tundra:
// FreqCounter
module FreqCounter(
	 input clock,
	 input reset,
	 input IPS_left,
     input IPS_mid,
     input IPS_right,
	 input signalleftred,
	 input signalleftblue,
	 input signalrightred,
	 input signalrightblue,	 
	 output right_red,
	 output left_red,
	 output left_forward,
     output left_backward,
     output right_forward,
     output right_backward,
	 output a, b, c, d, e, f, g,  
     output [3:0]an
    );
==> flow/config.mk <==
export PLATFORM = sky130hd
export DESIGN_NAME = FreqCounter
export DESIGN_NICKNAME = FreqCounter
export VERILOG_FILES = /design/flow/design.v
export SDC_FILE = /design/flow/constraint.sdc
export NUM_CORES = 4
export LEC_CHECK = 0
export CAP_MARGIN = 20
export CORE_MARGIN = 2
export CORE_UTILIZATION = 67
export SETUP_SLACK_MARGIN = 1.8
export SLEW_MARGIN = 20
==> flow/constraint.sdc <==
create_clock -name core_clock -period 6.53 [get_ports {clock}]
set_input_delay 1.3060 -clock core_clock [delete_from_list [all_inputs] [get_ports {clock}]]
set_output_delay 1.3060 -clock core_clock [all_outputs]
set_load 0.01 [all_outputs]
run.sh (not shown) runs the stock make flow with config.mk's settings and CLKGATE_MAP_FILE=.
tundra went all the way through synthesis, placement and routing and the layout is clean on timing, DRC and antenna.
Relative to tundra, the following input files were edited for harbor:
- CORE_UTILIZATION changed from 67 to 70
- CTS_CLUSTER_SIZE newly set to 22
- SETUP_SLACK_MARGIN removed (was 1.8)
- the clock period (ns, I/O delays scaled along) changed from 6.53 to 6.16
==> results <==
Complete run, failing final checks: harbor, reason setup timing.
Going from tundra to harbor, total global-route track usage grows by 2.3 points.
Between harbor and tundra, the switching part of the total power is lower for harbor.
There was hardly any difference in final standard cell area without fillers between tundra and harbor.
Looking at non-filler instance count after layout across harbor and tundra, the one that comes out higher is tundra.
Where global-route wire length before repair is concerned, tundra is better than harbor.
[harbor] shortest period the worst path allows fell 0.022 ns relative to tundra
Modified inputs, indigo compared to harbor
- SETUP_SLACK_MARGIN: unset -> 1.9
- CTS_CLUSTER_SIZE: 22 -> unset
- CORE_UTILIZATION: 70 -> 65
- the clock period (ns, I/O delays scaled along): 6.16 -> 7.33
Notes after the runs:
- Re power share of the combinational group: harbor and indigo aren't equal, and the lower value belongs to indigo.
- Going from harbor to indigo, switching power dropped about 15%, number of signal-net buffers in the layout shrank by 73.
- The register-to-register slack reported for indigo is greater than that of harbor by 0.95 ns.
- Non-clock buffer area fraction after layout (lower): indigo
- Floorplan utilization (indigo over harbor): decrease, 5.4 points
- The post-layout worst setup margin in indigo was higher than what harbor gave.
- indigo: all stages complete, timing, DRC and antenna checks passed
- From harbor to indigo the numbers moved as follows: footprint of the multi-input gates grew by 100 sq um, die area went up by 2900 sq um.
diff inputs: indigo => pepper
- setting ABC_AREA to 1 for the first time
- removing SETUP_SLACK_MARGIN (formerly 1.9)
- changing CORE_UTILIZATION from 65 to 67
- changing the clock period (ns, I/O delays scaled along) from 7.33 to 4.82
--- outcome ---
- [pepper] flow finished | final checks: failed | reasons: setup timing
- Via count, indigo and pepper: smaller value in indigo
- Sort indigo and pepper by number of standard cells in the final layout excluding fillers asc -> top: indigo
- Placed wire-length estimate (pepper vs. indigo) increases by more than 10%


job 101:
FreqCounter again, from the RTL that the note above started with.
export LEC_CHECK = 0
export ABC_AREA = 1
export CAP_MARGIN = 20
export CORE_MARGIN = 2
export CORE_UTILIZATION = 72
export CTS_CLUSTER_SIZE = 15
export HOLD_SLACK_MARGIN = 0.3
export PLACE_DENSITY_LB_ADDON = 0.01
export SETUP_SLACK_MARGIN = -0.15
export SLEW_MARGIN = 20
create_clock -name core_clock -period 5.05 [get_ports {clock}]
Job 101 completed end to end; final checks failed (setup timing).
> inputs changed (job 101 -> job 102)
- CORE_UTILIZATION now 70, was 72
- HOLD_SLACK_MARGIN no longer set, was 0.3
- CTS_CLUSTER_SIZE no longer set, was 15
- ABC_AREA no longer set, was 1
- PLACE_DENSITY_LB_ADDON no longer set, was 0.01
- SETUP_SLACK_MARGIN no longer set, was -0.15
- the clock period (ns, I/O delays scaled along) now 6.16, was 5.05
==> comparison <==
Job 102: all stages done; final checks FAILED (setup timing).
Main logic family after synthesis = simple AND/OR/NAND/NOR gates: job 101; main logic family after synthesis = adder cells: job 102
For job 102, the beginning of the critical path was fcountL[0], unlike job 101, where it was fcountR[10].
Looking at final standard cell area without fillers, job 102 sits below job 101.
Diff job 101 -> job 102: timing-limited maximum frequency now smaller; mean instance size in the synthesized netlist now larger; clock buffer count now smaller.
In job 102 relative to job 101, areal power density over the cells had gone down by more than a quarter.
The wire length of job 102 falls short of that of job 101 by about 19%.
Changes observed in job 102 relative to job 101: final worst clock skew flat, sequential fraction of design power climbed 16 points, share of the synthesized netlist area taken by xor and xnor gates has increased, count of sequential standard cells did not really move, share of the cycle needed by the critical path after routing now smaller.


Starting RTL as in the previous note.
make LEC_CHECK=0 ABC_AREA=1 CAP_MARGIN=5 CORE_MARGIN=2 CORE_UTILIZATION=72 CTS_CLUSTER_DIAMETER=359 CTS_CLUSTER_SIZE=14 HOLD_SLACK_MARGIN=-0.08 SETUP_SLACK_MARGIN=0.94 SLEW_MARGIN=20 finish   # period 8.15 ns
Change:
- ABC_AREA: 1 -> unset
- CAP_MARGIN: 5 -> 20
- CORE_UTILIZATION: 72 -> 40
- CTS_CLUSTER_DIAMETER: 359 -> unset
- CTS_CLUSTER_SIZE: 14 -> unset
- HOLD_SLACK_MARGIN: -0.08 -> unset
- SETUP_SLACK_MARGIN: 0.94 -> unset
- clock period: 8.15 -> 8.07 ns (I/O delays scaled with it)
Outcome:
- The changed run finished with timing, DRC and antenna clean
- core utilization is lower by 32 points
- non-clock buffer count rises by 15
- via count fell by 17%
- wire length drops by 11%
- hold slack improved by 0.0050 ns
- final area falls by 2.9%
Change:
- CORE_UTILIZATION: 40 -> 9
- clock period: 8.07 -> 10.9 ns (I/O delays scaled with it)
Result: The changed run ran to the end with no violations; cell area increases by roughly a tenth; synthesized cell count does not change; sequential share of layout area decreases by 3.6 points; die size increases to 4.4 times its value; total power decreases by a quarter to a third; synthesized area does not change.
Change:
- CORE_UTILIZATION: 9 -> 40
- CTS_CLUSTER_SIZE: unset -> 69
- HOLD_SLACK_MARGIN: unset -> 0.05
- clock period: 10.9 -> 9.32 ns (I/O delays scaled with it)
- The changed run finished with timing, DRC and antenna clean
- utilization rises by 33 points
- worst setup slack gets worse by 1.3 ns
- power rises by 16%
- combinational power rises by 17%
- final cell count falls by 44%
- area after synthesis stays the same
- non-clock buffer count rises by 4
- clock power rises by 16%
- final area falls by 11%


FreqCounter again, from the RTL that the note above started with.
Settings: LEC_CHECK=0, CAP_MARGIN=40, CELL_PAD_IN_SITES_DETAIL_PLACEMENT=1, CORE_MARGIN=2, CORE_UTILIZATION=42, CTS_CLUSTER_DIAMETER=353, GPL_ROUTABILITY_DRIVEN=1, GPL_TIMING_DRIVEN=1, MAX_ROUTING_LAYER=met5, SLEW_MARGIN=20; clock period 7.56 ns.
Next try:
==> flow/config.mk (replaced) <==
export PLATFORM = sky130hd
export DESIGN_NAME = FreqCounter
export DESIGN_NICKNAME = FreqCounter
export VERILOG_FILES = /design/flow/design.v
export SDC_FILE = /design/flow/constraint.sdc
export NUM_CORES = 4
export LEC_CHECK = 0
export ABC_AREA = 1
export CAP_MARGIN = 20
export CORE_MARGIN = 2
export CORE_UTILIZATION = 72
export PLACE_DENSITY_LB_ADDON = 0.01
export SETUP_SLACK_MARGIN = 1.12
export SLEW_MARGIN = 20
==> flow/constraint.sdc (replaced) <==
create_clock -name core_clock -period 6.64 [get_ports {clock}]
set_input_delay 1.3280 -clock core_clock [delete_from_list [all_inputs] [get_ports {clock}]]
set_output_delay 1.3280 -clock core_clock [all_outputs]
set_load 0.01 [all_outputs]
- via count grows by 25%
- register-to-register slack gains 0.52 ns
- critical path depth grows by 8
- synthesized area grows by 9.1%
- final cell count grows by 21%
- synthesized cell count grows by 36%


FreqCounter again, from the RTL that the note above started with.
clock: 5.89 ns
lec_check: 0
cap_margin: 20
cell_pad_in_sites_detail_placement: 2
core_aspect_ratio: 1.01
core_margin: 9
core_utilization: 68
cts_cluster_diameter: 245
cts_cluster_size: 90
gpl_routability_driven: 0
hold_slack_margin: 0.05
max_routing_layer: met5
min_routing_layer: met2
setup_slack_margin: 1.54
slew_margin: 25
tns_end_percent: 10
The first run stopped in detailed placement.
Edit:
- ABC_AREA: default -> 1
- CELL_PAD_IN_SITES_DETAIL_PLACEMENT: 2 -> default
- CORE_ASPECT_RATIO: 1.01 -> default
- CORE_MARGIN: 9 -> 10
- CORE_UTILIZATION: 68 -> 40
- CTS_CLUSTER_DIAMETER: 245 -> default
- CTS_CLUSTER_SIZE: 90 -> default
- GPL_ROUTABILITY_DRIVEN: 0 -> default
- HOLD_SLACK_MARGIN: 0.05 -> default
- MAX_ROUTING_LAYER: met5 -> default
- MIN_ROUTING_LAYER: met2 -> met1
- SETUP_SLACK_MARGIN: 1.54 -> default
- SLEW_MARGIN: 25 -> 15
- TNS_END_PERCENT: 10 -> 40
- clock period: 5.89 -> 6.74 ns (I/O delays scaled with it)
Outcome:
- The new run finished with timing, DRC and antenna clean
- synthesized area is higher by about 9%
- synthesized cell count is higher by about 36%
- die size is higher by 80%
Edit:
- CORE_MARGIN: 10 -> 2
- CORE_UTILIZATION: 40 -> 69
- MIN_ROUTING_LAYER: met1 -> default
- SLEW_MARGIN: 15 -> 20
- TNS_END_PERCENT: 40 -> 5
- clock period: 6.74 -> 5.8 ns (I/O delays scaled with it)
After rerunning:
- The changed run finished clean
- design area came out higher by 1.1%
- worst setup slack is worse by 0.45 ns
- routed wire length came out higher by about 5.4%


== job 5943 ==
Starting RTL as in the previous note.
==> flow/config.mk <==
export PLATFORM = sky130hd
export DESIGN_NAME = FreqCounter
export DESIGN_NICKNAME = FreqCounter
export VERILOG_FILES = /design/flow/design.v
export SDC_FILE = /design/flow/constraint.sdc
export NUM_CORES = 4
export LEC_CHECK = 0
export ABC_AREA = 1
export CAP_MARGIN = 20
export CORE_MARGIN = 2
export CORE_UTILIZATION = 70
export CTS_CLUSTER_SIZE = 73
export SLEW_MARGIN = 20
==> flow/constraint.sdc <==
create_clock -name core_clock -period 5.32 [get_ports {clock}]
set_input_delay 1.0640 -clock core_clock [delete_from_list [all_inputs] [get_ports {clock}]]
set_output_delay 1.0640 -clock core_clock [all_outputs]
set_load 0.01 [all_outputs]
In job 5943 the implementation completed, yet the final layout does not meet the checks, the culprit being setup timing.
> inputs changed (job 5943 -> job 8975)
# job 5943
export LEC_CHECK = 0
export ABC_AREA = 1
export CAP_MARGIN = 20
export CORE_MARGIN = 2
export CORE_UTILIZATION = 70
export CTS_CLUSTER_SIZE = 73
export SLEW_MARGIN = 20
create_clock -name core_clock -period 5.32 [get_ports {clock}]
# job 8975
export LEC_CHECK = 0
export ABC_AREA = 1
export CAP_MARGIN = 20
export CORE_MARGIN = 2
export CORE_UTILIZATION = 72
export CTS_CLUSTER_DIAMETER = 352
export PLACE_DENSITY_LB_ADDON = 0.01
export SETUP_SLACK_MARGIN = -0.34
export SLEW_MARGIN = 20
create_clock -name core_clock -period 4.61 [get_ports {clock}]
[summary]
Final checks on job 8975, whose flow otherwise completed, came back failing, citing setup timing.
Summary of the comparison: routed wire length is higher in job 8975, relative to job 5943.
Going from job 5943 to job 8975, accumulated negative setup slack now smaller, setup slack at placement now smaller, total combinational power now larger.
Job 8975 ends up with a average routed wire per standard cell that is about 9% higher than in job 5943.
Lower instance area after placement goes to job 5943 over job 8975.
For job 8975, the highest routing layer actually used was met5, unlike job 5943, where it was met4.
> inputs changed (job 8975 -> job 2780)
# job 8975
export LEC_CHECK = 0
export ABC_AREA = 1
export CAP_MARGIN = 20
export CORE_MARGIN = 2
export CORE_UTILIZATION = 72
export CTS_CLUSTER_DIAMETER = 352
export PLACE_DENSITY_LB_ADDON = 0.01
export SETUP_SLACK_MARGIN = -0.34
export SLEW_MARGIN = 20
create_clock -name core_clock -period 4.61 [get_ports {clock}]
# job 2780
export LEC_CHECK = 0
export CAP_MARGIN = 20
export CORE_MARGIN = 2
export CORE_UTILIZATION = 72
export PLACE_DENSITY_LB_ADDON = 0.01
export SETUP_SLACK_MARGIN = 1.92
export SLEW_MARGIN = 20
create_clock -name core_clock -period 7.07 [get_ports {clock}]
## What came out
- Job 2780: all stages complete, timing, DRC and antenna checks passed
- On effective utilization at floorplan, job 8975 and job 2780 are neck and neck.
- | clock insertion delay at the later pin of the skew report | job 2780 vs job 8975 | 0.02 ns lower |
- Total power consumption of the routed design: job 2780 < job 8975
- Looking at combinational gate count, job 2780 sits about 25% below job 8975.
The inputs of job 3121 differ from those of job 2780 as listed below.
# job 2780
export LEC_CHECK = 0
export CAP_MARGIN = 20
export CORE_MARGIN = 2
export CORE_UTILIZATION = 72
export PLACE_DENSITY_LB_ADDON = 0.01
export SETUP_SLACK_MARGIN = 1.92
export SLEW_MARGIN = 20
create_clock -name core_clock -period 7.07 [get_ports {clock}]
# job 3121
export LEC_CHECK = 0
export ABC_AREA = 1
export CAP_MARGIN = 20
export CORE_MARGIN = 2
export CORE_UTILIZATION = 72
export CTS_CLUSTER_SIZE = 15
export PLACE_DENSITY_LB_ADDON = 0.01
export SETUP_SLACK_MARGIN = 1.76
export SLEW_MARGIN = 20
create_clock -name core_clock -period 7.12 [get_ports {clock}]
[summary]
Summed standard-cell area reported by yosys: job 3121 vs job 2780 up about 9%
On job 3121: met3 usage is 0.29 points higher than what job 2780 gave.
Against job 2780, cell depth of the worst setup path in job 3121 rose by more than 10%.
Job 2780 -> job 3121: clock buffer count in the final layout increased by a few percent
Of job 3121 and job 2780, job 2780 shows the lower overall routing resource usage, with job 3121 above it.
Summary of the comparison: tally of non-filler cells in the final layout is higher in job 3121, relative to job 2780.
No activity file was given, so power comes from the tool's default toggle rates.
